Design Cordic, start of the top module:
module Cordic(
	input clk, 
	input [12:0] x_0,
	input [12:0] y_0,
	input [12:0] z_0,
	output [12:0] x_N,
	output [12:0] y_N,
	output [12:0] z_N
);
Size: roughly 2900 cells after synthesis, roughly 390 flip-flops, about 79 I/O pins.
Settings: LEC_CHECK=0, ABC_AREA=0, CAP_MARGIN=20, CORE_ASPECT_RATIO=1.23, CORE_MARGIN=2, CORE_UTILIZATION=72, CTS_CLUSTER_DIAMETER=397, CTS_CLUSTER_SIZE=97, PLACE_DENSITY=0.39, SLEW_MARGIN=20, TNS_END_PERCENT=10; clock period 2.39 ns.
run.sh (not shown) runs the stock make flow with config.mk's settings and CLKGATE_MAP_FILE=.
The first run never finished: it broke off in global routing.
Next try:
==> flow/config.mk (replaced) <==
export PLATFORM = sky130hd
export DESIGN_NAME = Cordic
export DESIGN_NICKNAME = Cordic
export VERILOG_FILES = /design/flow/design.v
export SDC_FILE = /design/flow/constraint.sdc
export NUM_CORES = 4
export LEC_CHECK = 0
export CAP_MARGIN = 20
export CORE_MARGIN = 2
export CORE_UTILIZATION = 40
export SLEW_MARGIN = 20
==> flow/constraint.sdc (replaced) <==
create_clock -name core_clock -period 3.2 [get_ports {clk}]
set_input_delay 0.6400 -clock core_clock [delete_from_list [all_inputs] [get_ports {clk}]]
set_output_delay 0.6400 -clock core_clock [all_outputs]
set_load 0.01 [all_outputs]
- The new run produced a clean layout
- die area rises by 78%
- synthesized area stays the same
- synthesized cell count is unchanged


## run A
Starting RTL as in the previous note.
clock: 1.41 ns
lec_check: 0
abc_area: 1
cap_margin: 20
core_margin: 2
core_utilization: 72
cts_cluster_diameter: 374
cts_cluster_size: 100
setup_slack_margin: 0.42
slew_margin: 20
tns_end_percent: 5
Run A terminated abnormally: clock tree synthesis (4_1_cts) reported DPL-0038.
Relative to run A, the following input files were edited for run B:
# run A
export LEC_CHECK = 0
export ABC_AREA = 1
export CAP_MARGIN = 20
export CORE_MARGIN = 2
export CORE_UTILIZATION = 72
export CTS_CLUSTER_DIAMETER = 374
export CTS_CLUSTER_SIZE = 100
export SETUP_SLACK_MARGIN = 0.42
export SLEW_MARGIN = 20
export TNS_END_PERCENT = 5
create_clock -name core_clock -period 1.41 [get_ports {clk}]
# run B
export LEC_CHECK = 0
export CAP_MARGIN = 20
export CORE_MARGIN = 2
export CORE_UTILIZATION = 66
export CTS_CLUSTER_SIZE = 39
export SETUP_SLACK_MARGIN = 0.64
export SLEW_MARGIN = 20
create_clock -name core_clock -period 2.32 [get_ports {clk}]
==> comparison <==
No final results exist for run B, since it was stopped by error DPL-0038 during clock tree synthesis (4_1_cts).
In the metrics for run B and run A, the one carrying the higher height of the chip is run A.
The run showing the smaller per-instance average area after synthesis is run A.
Between run B and run A, total cell area reported by yosys after synthesis is higher for run A, run B comes in under that.
In run B relative to run A, distinct cell type count after synthesis had gone up by more than half.
Relative to run A, area of the placeable core decreased by 2.5% in run B.
Adder and majority gate portion of the synthesized area: run B and run A compared, higher one is run B
Modified inputs, run C compared to run B
# run B
export LEC_CHECK = 0
export CAP_MARGIN = 20
export CORE_MARGIN = 2
export CORE_UTILIZATION = 66
export CTS_CLUSTER_SIZE = 39
export SETUP_SLACK_MARGIN = 0.64
export SLEW_MARGIN = 20
create_clock -name core_clock -period 2.32 [get_ports {clk}]
# run C
export LEC_CHECK = 0
export CAP_MARGIN = 20
export CORE_MARGIN = 2
export CORE_UTILIZATION = 56
export CTS_CLUSTER_SIZE = 39
export SETUP_SLACK_MARGIN = 0.68
export SLEW_MARGIN = 20
create_clock -name core_clock -period 2.32 [get_ports {clk}]
### Flow results
Run C finished every stage; the final checks, however, were not passed, the failures being setup timing. Run C against run B: area after detailed placement shows an increase of about 1%; post-synthesis sequential element count shows no meaningful change; worst slack at placement shows a reduction of 0.062 ns. Area after synthesis: run B vs run C identical. Compared with run B, run C shows a higher die width. From run C to run B, post-synth net total did not move at all. Area inside the core boundary, run C and run B: larger value in run C. The die extent in y in run C is 1.08 times that in run B.
Modified inputs, run D compared to run C
# run C
export LEC_CHECK = 0
export CAP_MARGIN = 20
export CORE_MARGIN = 2
export CORE_UTILIZATION = 56
export CTS_CLUSTER_SIZE = 39
export SETUP_SLACK_MARGIN = 0.68
export SLEW_MARGIN = 20
create_clock -name core_clock -period 2.32 [get_ports {clk}]
# run D
export LEC_CHECK = 0
export CAP_MARGIN = 20
export CORE_MARGIN = 2
export CORE_UTILIZATION = 72
export PLACE_DENSITY_LB_ADDON = 0.24
export SETUP_SLACK_MARGIN = 0.68
export SLEW_MARGIN = 20
create_clock -name core_clock -period 3.45 [get_ports {clk}]
--- outcome ---
Run D completed end to end with timing, DRC and antenna clean. The final report for run C shows a completed flow and a layout that fails verification, specifically setup timing. Run C → run D: worst setup slack now larger, clock tree buffer count of the final layout now sits higher. Delta (run D minus run C): layout overhead on the synthesized area decreased by 38 points relative to the old numbers; met1 routing resource usage after global routing increased by 4.1 points relative to the old numbers; routed wire length decreased by 18 mm relative to the old numbers. Compared with run C, in run D core occupancy in the finished layout fell by 2.2 points, post-layout period usage of the worst path fell by 55 points. Going from run C to run D, maximum number of pins on one net before global-route repair rose by 10. Compare run D and run C | clock latency on the worst-skew pair higher: run C.
What run E does differently from run D at the input level:
# run D
export LEC_CHECK = 0
export CAP_MARGIN = 20
export CORE_MARGIN = 2
export CORE_UTILIZATION = 72
export PLACE_DENSITY_LB_ADDON = 0.24
export SETUP_SLACK_MARGIN = 0.68
export SLEW_MARGIN = 20
create_clock -name core_clock -period 3.45 [get_ports {clk}]
# run E
export LEC_CHECK = 0
export CAP_MARGIN = 20
export CORE_MARGIN = 2
export CORE_UTILIZATION = 72
export CTS_CLUSTER_DIAMETER = 374
export CTS_CLUSTER_SIZE = 100
export SLEW_MARGIN = 20
create_clock -name core_clock -period 1.41 [get_ports {clk}]
## What came out
The log for run E ends in detailed placement (3_5_place_dp) with error DPL-0038, so the run never completed. As far as number of ports placed on the die boundary is concerned, run D and run E perform about the same. Re number of synthesized flops with an enable pin: no difference whatsoever between run E and run D. Reported for run D and run E, pre-placement core utilization turned out identical to the last digit. Looking at run D and run E, the post-synth area from yosys stat is a wash. Run D and run E ended up with nearly the same share of flip-flops with an asynchronous set or reset after synthesis. Comparing run D against run E, there is no change at all in synthesized cell count. Delta (run E minus run D): area of the chip essentially unchanged; weighted congestion at the end of routability-driven global placement increased 0.059; number of cells in the yosys synthesis report essentially unchanged; synthesized-area fraction occupied by adder cells essentially unchanged. As far as synthesized net count goes, run E and run D are indistinguishable; the numbers are identical.
